==> amber: inputs <==
==> flow/design.v <==
module mult_unsigned #(
		parameter WIDTHA = 16,
		parameter WIDTHB = 24,
		parameter PIPELINE_DEPTH = 4
)
(
	input clk,rst,
	input [WIDTHA -1 :0] A,
	input [WIDTHB -1 :0] B,
	output [WIDTHA + WIDTHB - 1:0] result
);
reg [WIDTHA -1 :0] rA;
reg [WIDTHB -1 :0] rB;
reg [WIDTHA + WIDTHB - 1:0] M [PIPELINE_DEPTH-1:0];
integer i;
always @(posedge clk or posedge rst)
begin
	if (rst) begin
		rA <= 0;
		rB <= 0;
		for (i=0; i<PIPELINE_DEPTH; i=i+1)
		  M[i] <=0;
		end
	else
	begin
		rA <= A;
		rB <= B;
		M[0] <= rA * rB;
		for (i=0; i<PIPELINE_DEPTH-1; i=i+1)
			M[i+1] <= M[i];
	end
end
assign result = M[PIPELINE_DEPTH-1];
endmodule
==> flow/run.sh <==
#!/bin/bash
# the make line also repeats each setting of config.mk as NAME=value (left out here)
make -C /OpenROAD-flow-scripts/flow DESIGN_CONFIG=/design/flow/config.mk WORK_HOME=/design/flow/orfs CLKGATE_MAP_FILE= finish
==> flow/config.mk <==
export PLATFORM = sky130hd
export DESIGN_NAME = mult_unsigned
export DESIGN_NICKNAME = mult_unsigned
export VERILOG_FILES = /design/flow/design.v
export SDC_FILE = /design/flow/constraint.sdc
export NUM_CORES = 4
export LEC_CHECK = 0
export ABC_AREA = 0
export CAP_MARGIN = 20
export CELL_PAD_IN_SITES_GLOBAL_PLACEMENT = 0
export CORE_ASPECT_RATIO = 0.66
export CORE_MARGIN = 5
export CORE_UTILIZATION = 63
export CTS_CLUSTER_DIAMETER = 374
export CTS_CLUSTER_SIZE = 96
export HOLD_SLACK_MARGIN = 0.15
export MAX_ROUTING_LAYER = met4
export MIN_ROUTING_LAYER = met1
export PLACE_DENSITY = 0.67
export SETUP_SLACK_MARGIN = 0.09
export SLEW_MARGIN = 10
export TNS_END_PERCENT = 80
==> flow/constraint.sdc <==
create_clock -name core_clock -period 11.8 [get_ports {clk}]
set_input_delay 2.3600 -clock core_clock [delete_from_list [all_inputs] [get_ports {clk}]]
set_output_delay 2.3600 -clock core_clock [all_outputs]
set_load 0.01 [all_outputs]
==> indigo (differences from amber) <==
- ABC_AREA: 0 -> 1
- CORE_ASPECT_RATIO: 0.66 -> not set
- CORE_MARGIN: 5 -> 2
- CORE_UTILIZATION: 63 -> 72
- CTS_CLUSTER_DIAMETER: 374 -> 349
- CTS_CLUSTER_SIZE: 96 -> 33
- HOLD_SLACK_MARGIN: 0.15 -> 0.21
- MAX_ROUTING_LAYER: met4 -> not set
- PLACE_DENSITY: 0.67 -> 0.63
- SETUP_SLACK_MARGIN: 0.09 -> not set
- TNS_END_PERCENT: 80 -> 50
==> flow/constraint.sdc (replaced) <==
create_clock -name core_clock -period 5.65 [get_ports {clk}]
set_input_delay 1.1300 -clock core_clock [delete_from_list [all_inputs] [get_ports {clk}]]
set_output_delay 1.1300 -clock core_clock [all_outputs]
set_load 0.01 [all_outputs]
==> Changelog: implementation <==
### Changed

* Status: complete, no violations
* Hold Crit Start: M[2][31]
* ClkCell Share at 2.96%
* Critical Path Start: rA[7]
* Met3 Use GR at 5.14%
* Cycle use final at 55.5%
* Final nets at 2150
* Setup bufs post-CTS at 0
* Fmax at 153 MHz
* Dpl cells at 2028
* Reg area at 5000 um^2
* Synth Net Count at 2115
* Mapped Cells at 1655
* Reg-to-reg endpoint: M[0][36]
* Buf/Inv on CP at 5
# the run above: amber

==> Changelog: implementation <==
### Changed

* Status: complete, no violations
* Met3 Use GR at 6.74%
* ClkCell Share at 2.80%
* Fmax at 179 MHz
* Critical Path Start: rA[6]
* Reg-to-reg endpoint: M[0][23]
* Buf/Inv on CP at 6
* Mapped Cells at 2087
* Reg area at 5040 um^2
* Dpl cells at 2494
* Synth Net Count at 2547
# the run above: indigo


* * *

==> v17 <==
RTL: the design.v shown in full above, as it stands there.
Settings: LEC_CHECK=0, ABC_AREA=1, CAP_MARGIN=20, CORE_MARGIN=2, CORE_UTILIZATION=72, CTS_CLUSTER_DIAMETER=400, CTS_CLUSTER_SIZE=12, PLACE_DENSITY_LB_ADDON=0.03, SETUP_SLACK_MARGIN=0.72, SLEW_MARGIN=20; clock period 4.42 ns.
run.sh (not shown) runs the stock make flow with config.mk's settings and CLKGATE_MAP_FILE=.
==> inputs of v33, as changes to v17 <==
CTS_CLUSTER_DIAMETER = 39   (was 400)
CTS_CLUSTER_SIZE = unset   (was 12)
PLACE_DENSITY_LB_ADDON = 0.28   (was 0.03)
SETUP_SLACK_MARGIN = 1.59   (was 0.72)
==> flow/constraint.sdc (replaced) <==
create_clock -name core_clock -period 5.33 [get_ports {clk}]
set_input_delay 1.0660 -clock core_clock [delete_from_list [all_inputs] [get_ports {clk}]]
set_output_delay 1.0660 -clock core_clock [all_outputs]
set_load 0.01 [all_outputs]
==> run_summary.xml <==
<?xml version="1.0" encoding="UTF-8"?>
<metrics>
  <group name="status">
    <metric name="outcome" unit="">stopped before the end</metric>
    <metric name="failing_step" unit="">global routing (5_1_grt)</metric>
    <metric name="error_message" unit="">[ERROR GRT-0232] Routing congestion too high. Check the congestion heatmap in the GUI.</metric>
  </group>
  <group name="grt">
    <metric name="grt_use_met1" unit="%">76.6</metric>
    <metric name="total_routing_usage_gr" unit="%">77.8</metric>
    <metric name="met3_usage" unit="%">65.9</metric>
    <metric name="global_route_met2_usage" unit="%">91.8</metric>
  </group>
  <group name="placement">
    <metric name="dp_cells" unit="">2577</metric>
    <metric name="place_ws" unit="ns">-1.13</metric>
    <metric name="routabilityCongestion" unit="">0.933</metric>
    <metric name="post-dp-hpwl" unit="um">37800</metric>
  </group>
</metrics>
# the run above: v17

==> run_summary.xml <==
<?xml version="1.0" encoding="UTF-8"?>
<metrics>
  <group name="clocking">
    <metric name="total_clock_sinks" unit="">200</metric>
  </group>
  <group name="placement">
    <metric name="dp_cells" unit="">2525</metric>
    <metric name="place_ws" unit="ns">-0.231</metric>
    <metric name="post-dp-hpwl" unit="um">36600</metric>
    <metric name="routabilityCongestion" unit="">0.930</metric>
  </group>
  <group name="grt">
    <metric name="met3_usage" unit="%">14.5</metric>
    <metric name="grt_use_met1" unit="%">46.3</metric>
    <metric name="global_route_met2_usage" unit="%">72.2</metric>
  </group>
  <group name="yosys">
    <metric name="yosys_area" unit="um^2">18400</metric>
  </group>
  <group name="sta">
    <metric name="timing.final.ws_setup" unit="ns">-1.26</metric>
    <metric name="setup-tns-final" unit="ns">-30.36</metric>
    <metric name="finalCriticalPeriod" unit="ns">6.59</metric>
    <metric name="setup_viol_count_final" unit="">30</metric>
  </group>
  <group name="status">
    <metric name="layout_checks_that_failed" unit="">negative setup slack</metric>
    <metric name="outcome" unit="">complete, but fails checks</metric>
  </group>
</metrics>
# the run above: v33

